==> inputs of wip/violet <==
==> flow/design.v <==
module cordic(
    input signed [29:0] i_angle,
    input i_clk,
    input i_rst,
    input i_start,
    output signed [29:0] o_sin,
    output signed [29:0] o_cos,
    output o_done
);
localparam WD_EXT = 28;
localparam WD_INT = 62;
localparam START_VAL = 64'h26dd3b6a10d79a00;
localparam max_i = 8'd62;
reg signed [WD_INT+1:0] x;
reg signed [WD_INT+1:0] y; 
reg signed [WD_INT+1:0] z; 
reg signed [WD_INT+1:0] angle;
reg done;
assign o_done = done;
assign o_sin = y[(WD_INT+1):(WD_INT-WD_EXT)];
assign o_cos = x[(WD_INT+1):(WD_INT-WD_EXT)];
reg [7:0] i;
reg [7:0] state;
localparam 
    s_rst = 8'b0,
    s_work = 8'b1;
wire [WD_INT+1:0] atan [WD_INT:0];
assign atan[0] = 	63'h3243f6a8885a3000;
assign atan[1] = 	63'h1dac670561bb4f00;
assign atan[2] = 	63'hfadbafc96406e80;
assign atan[3] = 	63'h7f56ea6ab0bdb80;
assign atan[4] = 	63'h3feab76e59fbd40;
assign atan[5] = 	63'h1ffd55bba976250;
assign atan[6] = 	63'hfffaaadddb94d8;
assign atan[7] = 	63'h7fff5556eeea5c;
assign atan[8] = 	63'h3fffeaaab7776e;
assign atan[9] = 	63'h1ffffd5555bbbc;
assign atan[10] = 	63'hfffffaaaaadde;
assign atan[11] = 	63'h7fffff555556e;
assign atan[12] = 	63'h3fffffeaaaaaa;
assign atan[13] = 	63'h1ffffffd55554;
assign atan[14] = 	63'hfffffffaaaaa;
assign atan[15] = 	63'h7fffffff5554;
assign atan[16] = 	63'h3fffffffeaaa;
assign atan[17] = 	63'h1ffffffffd54;
assign atan[18] = 	63'hfffffffffaa;
assign atan[19] = 	63'h7fffffffff4;
assign atan[20] = 	63'h3fffffffffe;
assign atan[21] = 	63'h1fffffffffe;
assign atan[22] = 	63'hfffffffffe;
assign atan[23] = 	63'h7ffffffffe;
assign atan[24] = 	63'h3ffffffffe;
assign atan[25] = 	63'h1ffffffffe;
assign atan[26] = 	63'hffffffffe;
assign atan[27] = 	63'h800000000;
assign atan[28] = 	63'h400000000;
assign atan[29] = 	63'h200000000;
assign atan[30] = 	63'h100000000;
assign atan[31] = 	63'h80000000;
assign atan[32] = 	63'h40000000;
assign atan[33] = 	63'h20000000;
assign atan[34] = 	63'h10000000;
assign atan[35] = 	63'h8000000;
assign atan[36] = 	63'h4000000;
assign atan[37] = 	63'h2000000;
assign atan[38] = 	63'h1000000;
assign atan[39] = 	63'h800000;
assign atan[40] = 	63'h400000;
assign atan[41] = 	63'h200000;
assign atan[42] = 	63'h100000;
assign atan[43] = 	63'h80000;
assign atan[44] = 	63'h40000;
assign atan[45] = 	63'h20000;
assign atan[46] = 	63'h10000;
assign atan[47] = 	63'h8000;
assign atan[48] = 	63'h4000;
assign atan[49] = 	63'h2000;
assign atan[50] = 	63'h1000;
assign atan[51] = 	63'h800;
assign atan[52] = 	63'h400;
assign atan[53] = 	63'h200;
assign atan[54] = 	63'h100;
assign atan[55] = 	63'h80;
assign atan[56] = 	63'h40;
assign atan[57] = 	63'h20;
assign atan[58] = 	63'h10;
assign atan[59] = 	63'h8;
assign atan[60] = 	63'h4;
assign atan[61] = 	63'h2;
assign atan[62] = 	63'h1;
always @(posedge i_clk) begin
    if(i_rst) begin
        x <= 0;
        y <= 0;
        done <= 0;
        i <= 0;
        state <= s_rst;
    end
    else begin
        case (state)
            s_rst: begin
                if(i_start) begin
                    angle <= i_angle <<< (WD_INT-WD_EXT);
                    state <= s_work;
                    i <= 0;
                    x <= START_VAL;
                    y <= 0;
                    z <= 0;
                    done <= 0;
                end
            end
            s_work: begin
                if (z<=angle) begin
                    z <= z + atan[i];
                    x <= x - (y>>>i);
                    y <= y + (x>>>i);
                end
                else begin
                    z <= z - atan[i];
                    x <= x + (y>>>i);
                    y <= y - (x>>>i);
                end
                i <= i+1;
                if(i == max_i) begin
                    done <= 1'b1;
                    state <= s_rst;
                end
            end
        endcase
    end
end
endmodule
==> flow/run.sh <==
#!/bin/bash
# the make line also repeats each setting of config.mk as NAME=value (left out here)
make -C /OpenROAD-flow-scripts/flow DESIGN_CONFIG=/design/flow/config.mk WORK_HOME=/design/flow/orfs CLKGATE_MAP_FILE= finish
==> flow/config.mk <==
export PLATFORM = sky130hd
export DESIGN_NAME = cordic
export DESIGN_NICKNAME = cordic
export VERILOG_FILES = /design/flow/design.v
export SDC_FILE = /design/flow/constraint.sdc
export NUM_CORES = 4
export LEC_CHECK = 0
export ABC_AREA = 1
export CAP_MARGIN = 20
export CORE_ASPECT_RATIO = 0.5
export CORE_MARGIN = 2
export CORE_UTILIZATION = 72
export CTS_CLUSTER_DIAMETER = 366
export CTS_CLUSTER_SIZE = 96
export SETUP_SLACK_MARGIN = 0.8
export SLEW_MARGIN = 20
==> flow/constraint.sdc <==
create_clock -name core_clock -period 5.3 [get_ports {i_clk}]
set_input_delay 1.0600 -clock core_clock [delete_from_list [all_inputs] [get_ports {i_clk}]]
set_output_delay 1.0600 -clock core_clock [all_outputs]
set_load 0.01 [all_outputs]
==> wip/tundra: changes against wip/violet <==
- ABC_AREA: 1 -> default
- CELL_PAD_IN_SITES_DETAIL_PLACEMENT: default -> 0
- CORE_ASPECT_RATIO: 0.5 -> default
- CORE_UTILIZATION: 72 -> 58
- CTS_CLUSTER_DIAMETER: 366 -> default
- CTS_CLUSTER_SIZE: 96 -> 58
- MAX_ROUTING_LAYER: default -> met4
- SETUP_SLACK_MARGIN: 0.8 -> default
- TNS_END_PERCENT: default -> 45
==> flow/constraint.sdc (replaced) <==
create_clock -name core_clock -period 6.64 [get_ports {i_clk}]
set_input_delay 1.3280 -clock core_clock [delete_from_list [all_inputs] [get_ports {i_clk}]]
set_output_delay 1.3280 -clock core_clock [all_outputs]
set_load 0.01 [all_outputs]
==> results <==
metric                                                                                 wip/violet                 wip/tundra
Status                                                                  aborted with a tool error  aborted with a tool error
Failing step                                                                              4_1_cts                    5_1_grt
Count of mapped cells out of synthesis                                                       6828                       4699
Global placer's final weighted congestion                                                    1.28                       1.57
Die Span Y                                                                                 167 um                     248 um
Synth mux share                                                                          0.000263                     0.0634
Fraction of post-synthesis cell area in the top cell type by area                           0.186                     0.0840
Post-synthesis share of cell area spent on and, or, nand and nor gates                      0.426                      0.230
Synth unique cells                                                                             74                        120
Most frequent cell after synthesis                                                        nand2_1                     nor2_1
Dpl hpwl                                                                                155000 um                  131000 um
Overall die width                                                                          329 um                     248 um
Standard cell area after detailed placement                                            49100 um^2                 46800 um^2
XOR/XNOR Fraction of Synth Area                                                            0.0406                     0.0884
Placeable core region                                                                  52100 um^2                 59000 um^2
Starting density of the core                                                                0.730                      0.586

==> inputs of 03-02 <==
RTL: the design.v shown in full above, as it stands there.
Settings: LEC_CHECK=0, ABC_AREA=1, CAP_MARGIN=20, CORE_ASPECT_RATIO=0.5, CORE_MARGIN=2, CORE_UTILIZATION=72, CTS_CLUSTER_DIAMETER=333, CTS_CLUSTER_SIZE=13, PLACE_DENSITY=0.37, SETUP_SLACK_MARGIN=-0.55, SLEW_MARGIN=20; clock period 5.68 ns.
run.sh (not shown) runs the stock make flow with config.mk's settings and CLKGATE_MAP_FILE=.
==> 10-24: changes against 03-02 <==
==> flow/config.mk (replaced) <==
export PLATFORM = sky130hd
export DESIGN_NAME = cordic
export DESIGN_NICKNAME = cordic
export VERILOG_FILES = /design/flow/design.v
export SDC_FILE = /design/flow/constraint.sdc
export NUM_CORES = 4
export LEC_CHECK = 0
export CAP_MARGIN = 20
export CELL_PAD_IN_SITES_GLOBAL_PLACEMENT = 1
export CORE_ASPECT_RATIO = 0.78
export CORE_MARGIN = 7
export CORE_UTILIZATION = 43
export CTS_CLUSTER_DIAMETER = 225
export CTS_CLUSTER_SIZE = 88
export GPL_ROUTABILITY_DRIVEN = 0
export MAX_ROUTING_LAYER = met5
export MIN_ROUTING_LAYER = met2
export PLACE_DENSITY_LB_ADDON = 0.06
export SETUP_SLACK_MARGIN = 1.5
export SLEW_MARGIN = 20
export TNS_END_PERCENT = 30
==> flow/constraint.sdc (replaced) <==
create_clock -name core_clock -period 9.76 [get_ports {i_clk}]
set_input_delay 1.9520 -clock core_clock [delete_from_list [all_inputs] [get_ports {i_clk}]]
set_output_delay 1.9520 -clock core_clock [all_outputs]
set_load 0.01 [all_outputs]
==> 05-27: changes against 03-02 <==
==> flow/config.mk (replaced) <==
export PLATFORM = sky130hd
export DESIGN_NAME = cordic
export DESIGN_NICKNAME = cordic
export VERILOG_FILES = /design/flow/design.v
export SDC_FILE = /design/flow/constraint.sdc
export NUM_CORES = 4
export LEC_CHECK = 0
export CAP_MARGIN = 20
export CELL_PAD_IN_SITES_DETAIL_PLACEMENT = 0
export CORE_MARGIN = 2
export CORE_UTILIZATION = 65
export CTS_CLUSTER_SIZE = 58
export MAX_ROUTING_LAYER = met4
export PLACE_DENSITY_LB_ADDON = 0.17
export SETUP_SLACK_MARGIN = 2.1
export SLEW_MARGIN = 0
export TNS_END_PERCENT = 5
==> flow/constraint.sdc (replaced) <==
create_clock -name core_clock -period 7.31 [get_ports {i_clk}]
set_input_delay 1.4620 -clock core_clock [delete_from_list [all_inputs] [get_ports {i_clk}]]
set_output_delay 1.4620 -clock core_clock [all_outputs]
set_load 0.01 [all_outputs]
==> 09-28: changes against 03-02 <==
==> flow/config.mk (replaced) <==
export PLATFORM = sky130hd
export DESIGN_NAME = cordic
export DESIGN_NICKNAME = cordic
export VERILOG_FILES = /design/flow/design.v
export SDC_FILE = /design/flow/constraint.sdc
export NUM_CORES = 4
export LEC_CHECK = 0
export CAP_MARGIN = 20
export CELL_PAD_IN_SITES_DETAIL_PLACEMENT = 0
export CORE_MARGIN = 2
export CORE_UTILIZATION = 57
export CTS_CLUSTER_SIZE = 58
export MAX_ROUTING_LAYER = met4
export PLACE_DENSITY_LB_ADDON = 0.17
export SLEW_MARGIN = 0
==> flow/constraint.sdc (replaced) <==
create_clock -name core_clock -period 7.31 [get_ports {i_clk}]
set_input_delay 1.4620 -clock core_clock [delete_from_list [all_inputs] [get_ports {i_clk}]]
set_output_delay 1.4620 -clock core_clock [all_outputs]
set_load 0.01 [all_outputs]
==> summary of the runs <==
- 09-28 ran to the end with violations: negative setup slack. 05-27 died in 5_1_grt, error GRT-0116. 03-02 completed and failed the layout checks on negative setup slack. 10-24 stopped in 5_1_grt, error GRT-0116.
- Register-to-register slack: 03-02 is lower than 09-28 (0.32 ns).
- In sequential cell count, 03-02 and 09-28 do not differ.
- Core utilization: 03-02 is higher than 09-28 (4.1 points).
- Non-clock buffer count: 03-02 is lower than 09-28 (760).
- Between 09-28 and 03-02, the lower hold slack is in 09-28 (gap 0.00067 ns).
- In 03-02 the maximum frequency is larger than in 09-28, by about 22%.
- Clock skew: 09-28 is lower than 03-02 (0.022 ns).

==> inputs of build 89 <==
RTL: the design.v shown in full above, as it stands there.
clock: 7.1 ns
lec_check: 0
cap_margin: 0
core_margin: 2
core_utilization: 72
max_routing_layer: met4
place_density: 0.67
setup_slack_margin: 1.83
slew_margin: 20
==> build 16: changes against build 89 <==
==> flow/config.mk (replaced) <==
export PLATFORM = sky130hd
export DESIGN_NAME = cordic
export DESIGN_NICKNAME = cordic
export VERILOG_FILES = /design/flow/design.v
export SDC_FILE = /design/flow/constraint.sdc
export NUM_CORES = 4
export LEC_CHECK = 0
export CAP_MARGIN = 20
export CORE_MARGIN = 2
export CORE_UTILIZATION = 40
export SLEW_MARGIN = 20
==> flow/constraint.sdc (replaced) <==
create_clock -name core_clock -period 11.0 [get_ports {i_clk}]
set_input_delay 2.2000 -clock core_clock [delete_from_list [all_inputs] [get_ports {i_clk}]]
set_output_delay 2.2000 -clock core_clock [all_outputs]
set_load 0.01 [all_outputs]
==> build 76: changes against build 89 <==
==> flow/config.mk (replaced) <==
export PLATFORM = sky130hd
export DESIGN_NAME = cordic
export DESIGN_NICKNAME = cordic
export VERILOG_FILES = /design/flow/design.v
export SDC_FILE = /design/flow/constraint.sdc
export NUM_CORES = 4
export LEC_CHECK = 0
export ABC_AREA = 1
export CAP_MARGIN = 20
export CORE_ASPECT_RATIO = 1.44
export CORE_MARGIN = 2
export CORE_UTILIZATION = 72
export CTS_CLUSTER_DIAMETER = 366
export CTS_CLUSTER_SIZE = 96
export SLEW_MARGIN = 20
==> flow/constraint.sdc (replaced) <==
create_clock -name core_clock -period 5.3 [get_ports {i_clk}]
set_input_delay 1.0600 -clock core_clock [delete_from_list [all_inputs] [get_ports {i_clk}]]
set_output_delay 1.0600 -clock core_clock [all_outputs]
set_load 0.01 [all_outputs]
==> trial 21: changes against build 89 <==
==> flow/config.mk (replaced) <==
export PLATFORM = sky130hd
export DESIGN_NAME = cordic
export DESIGN_NICKNAME = cordic
export VERILOG_FILES = /design/flow/design.v
export SDC_FILE = /design/flow/constraint.sdc
export NUM_CORES = 4
export LEC_CHECK = 0
export CAP_MARGIN = 20
export CORE_MARGIN = 2
export CORE_UTILIZATION = 52
export CTS_CLUSTER_SIZE = 97
export SLEW_MARGIN = 20
==> flow/constraint.sdc (replaced) <==
create_clock -name core_clock -period 7.28 [get_ports {i_clk}]
set_input_delay 1.4560 -clock core_clock [delete_from_list [all_inputs] [get_ports {i_clk}]]
set_output_delay 1.4560 -clock core_clock [all_outputs]
set_load 0.01 [all_outputs]
==> summary of the runs <==
- Build 76 ended with an error in clock tree synthesis on DPL-0038. Trial 21 finished but fails on setup timing. Build 89 aborted during global routing. Build 16 completed with no timing, DRC or antenna violations.
- Via count: trial 21 is higher than build 16 (about 15%).
- In build 16 the cell count is lower than in trial 21, by about 10%.
- Against build 16, the die area of build 89 is lower by about 44%.
- In trial 21 the hold slack is lower than in build 16, by 32 ps.

==> v13 <==
Starts from the design.v that is shown in full above.
export LEC_CHECK = 0
export CAP_MARGIN = 20
export CORE_MARGIN = 2
export CORE_UTILIZATION = 58
export SLEW_MARGIN = 20
create_clock -name core_clock -period 5.77 [get_ports {i_clk}]
==> v21: changes against v13 <==
- ABC_AREA: unset -> 1
- CORE_ASPECT_RATIO: unset -> 0.5
- CORE_UTILIZATION: 58 -> 72
- CTS_CLUSTER_DIAMETER: unset -> 333
- PLACE_DENSITY: unset -> 0.37
==> flow/constraint.sdc (replaced) <==
create_clock -name core_clock -period 5.68 [get_ports {i_clk}]
set_input_delay 1.1360 -clock core_clock [delete_from_list [all_inputs] [get_ports {i_clk}]]
set_output_delay 1.1360 -clock core_clock [all_outputs]
set_load 0.01 [all_outputs]
==> comparison table <==
metric	v13	v21
Synth area leader	ha_1	nand2_1
Result of the run	aborted with a tool error	aborted with a tool error
Last stage reached	global routing (5_1_grt)	global routing (5_1_grt)
Simple Share, Synth	23.0%	42.6%
Post-synthesis share of cell area spent on and-or and or-and gates	30.4%	18.4%
Post-CTS resize count	609	24
Total cell area reported by yosys after synthesis	34600 um2	38100 um2
Yosys top cell area share	8.40%	18.6%
Chip Width	248 um	329 um
Most frequently used cell type in the post-synthesis netlist	nor2_1	nand2_1
Total nets after synthesis	4967	7096
Yosys xor share	8.84%	4.06%
Area of placed instances	49400 um2	41200 um2
Register share after synthesis	16.2%	14.7%
Mux cell area share after synthesis	6.34%	0.0263%
Distinct lib cells used	120	74
Mapped Area	34600 um2	38100 um2
Number of standard cells after synthesis	4699	6828
Area share of fa/ha/maj cells after synthesis	8.57%	7.78%
Number of buffers created by CTS	30	25
Area of the die	61600 um2	54800 um2
DP Worst Slack	-1.54 ns	-0.262 ns
Die extent in y	248 um	167 um

==> zinc: inputs <==
Starts from the design.v that is shown in full above.
export LEC_CHECK = 0
export CAP_MARGIN = 20
export CORE_MARGIN = 2
export CORE_UTILIZATION = 20
export SLEW_MARGIN = 20
create_clock -name core_clock -period 10.4 [get_ports {i_clk}]
==> xenon (differences from zinc) <==
--- a/flow/config.mk
+++ b/flow/config.mk
@@ -8,4 +8,13 @@
 export CAP_MARGIN = 20
-export CORE_MARGIN = 2
-export CORE_UTILIZATION = 20
-export SLEW_MARGIN = 20
+export CELL_PAD_IN_SITES_GLOBAL_PLACEMENT = 1
+export CORE_ASPECT_RATIO = 0.78
+export CORE_MARGIN = 7
+export CORE_UTILIZATION = 58
+export CTS_CLUSTER_DIAMETER = 225
+export CTS_CLUSTER_SIZE = 88
+export MAX_ROUTING_LAYER = met4
+export MIN_ROUTING_LAYER = met2
+export PLACE_DENSITY_LB_ADDON = 0.06
+export SETUP_SLACK_MARGIN = 1.5
+export SLEW_MARGIN = 25
+export TNS_END_PERCENT = 70
==> flow/constraint.sdc (replaced) <==
create_clock -name core_clock -period 12.0 [get_ports {i_clk}]
set_input_delay 2.4000 -clock core_clock [delete_from_list [all_inputs] [get_ports {i_clk}]]
set_output_delay 2.4000 -clock core_clock [all_outputs]
set_load 0.01 [all_outputs]
==> lagoon (differences from zinc) <==
--- a/flow/config.mk
+++ b/flow/config.mk
@@ -7,5 +7,10 @@
 export LEC_CHECK = 0
+export ABC_AREA = 1
 export CAP_MARGIN = 20
+export CORE_ASPECT_RATIO = 1.46
 export CORE_MARGIN = 2
-export CORE_UTILIZATION = 20
+export CORE_UTILIZATION = 72
+export CTS_CLUSTER_DIAMETER = 366
+export CTS_CLUSTER_SIZE = 96
 export SLEW_MARGIN = 20
+export TNS_END_PERCENT = 10
==> flow/constraint.sdc (replaced) <==
create_clock -name core_clock -period 5.3 [get_ports {i_clk}]
set_input_delay 1.0600 -clock core_clock [delete_from_list [all_inputs] [get_ports {i_clk}]]
set_output_delay 1.0600 -clock core_clock [all_outputs]
set_load 0.01 [all_outputs]
==> results <==
	lagoon	zinc	xenon
Outcome	stopped before the end	complete, no violations	stopped before the end
Last stage reached	clock tree synthesis (4_1_cts)	-	global routing (5_1_grt)
Multiplexer share of the synthesized area	0.02629%	6.338%	6.338%
Library cell with the largest summed area after synthesis	sky130_fd_sc_hd__nand2_1	sky130_fd_sc_hd__ha_1	sky130_fd_sc_hd__ha_1
Number of cells in Yosys stat	6828	4699	4699
Worst Setup Slack post-DPL	-1.361 ns	1.473 ns	2.158 ns
Hold_buf cts	-	0	0
Most frequent cell after synthesis	sky130_fd_sc_hd__nand2_1	sky130_fd_sc_hd__nor2_1	sky130_fd_sc_hd__nor2_1
Post-Synthesis Cells	6828	4699	4699
Cell variety after synth	74	120	120
Synth Seq Share	14.72%	16.21%	16.21%
Yosys-reported design area after synthesis	38070 um2	34570 um2	34570 um2
Width of the die	194.3 um	419.8 um	290.4 um
Simple-gate area share of the yosys netlist	42.64%	23.04%	23.04%
Clock buffer count from CTS	-	37	7
DP HPWL	162.3 mm	148.2 mm	111.0 mm
Fraction of the mapped netlist area in compound gates	18.37%	30.42%	30.42%
Top cell type's share of synthesized area	18.60%	8.397%	8.397%
Placeable core region	52190 um2	171700 um2	58560 um2
Summed instance area of the synthesized netlist	38070 um2	34570 um2	34570 um2
Average cell area after synthesis	5.576 um2	7.357 um2	7.357 um2
Starting Density	72.94%	20.13%	59.04%
Adder Share, Synth	7.783%	8.571%	8.571%
Deepest clock path buffer count	-	3	3
Resize count post-CTS	-	0	0
Area of placed instances	49520 um2	38100 um2	35340 um2
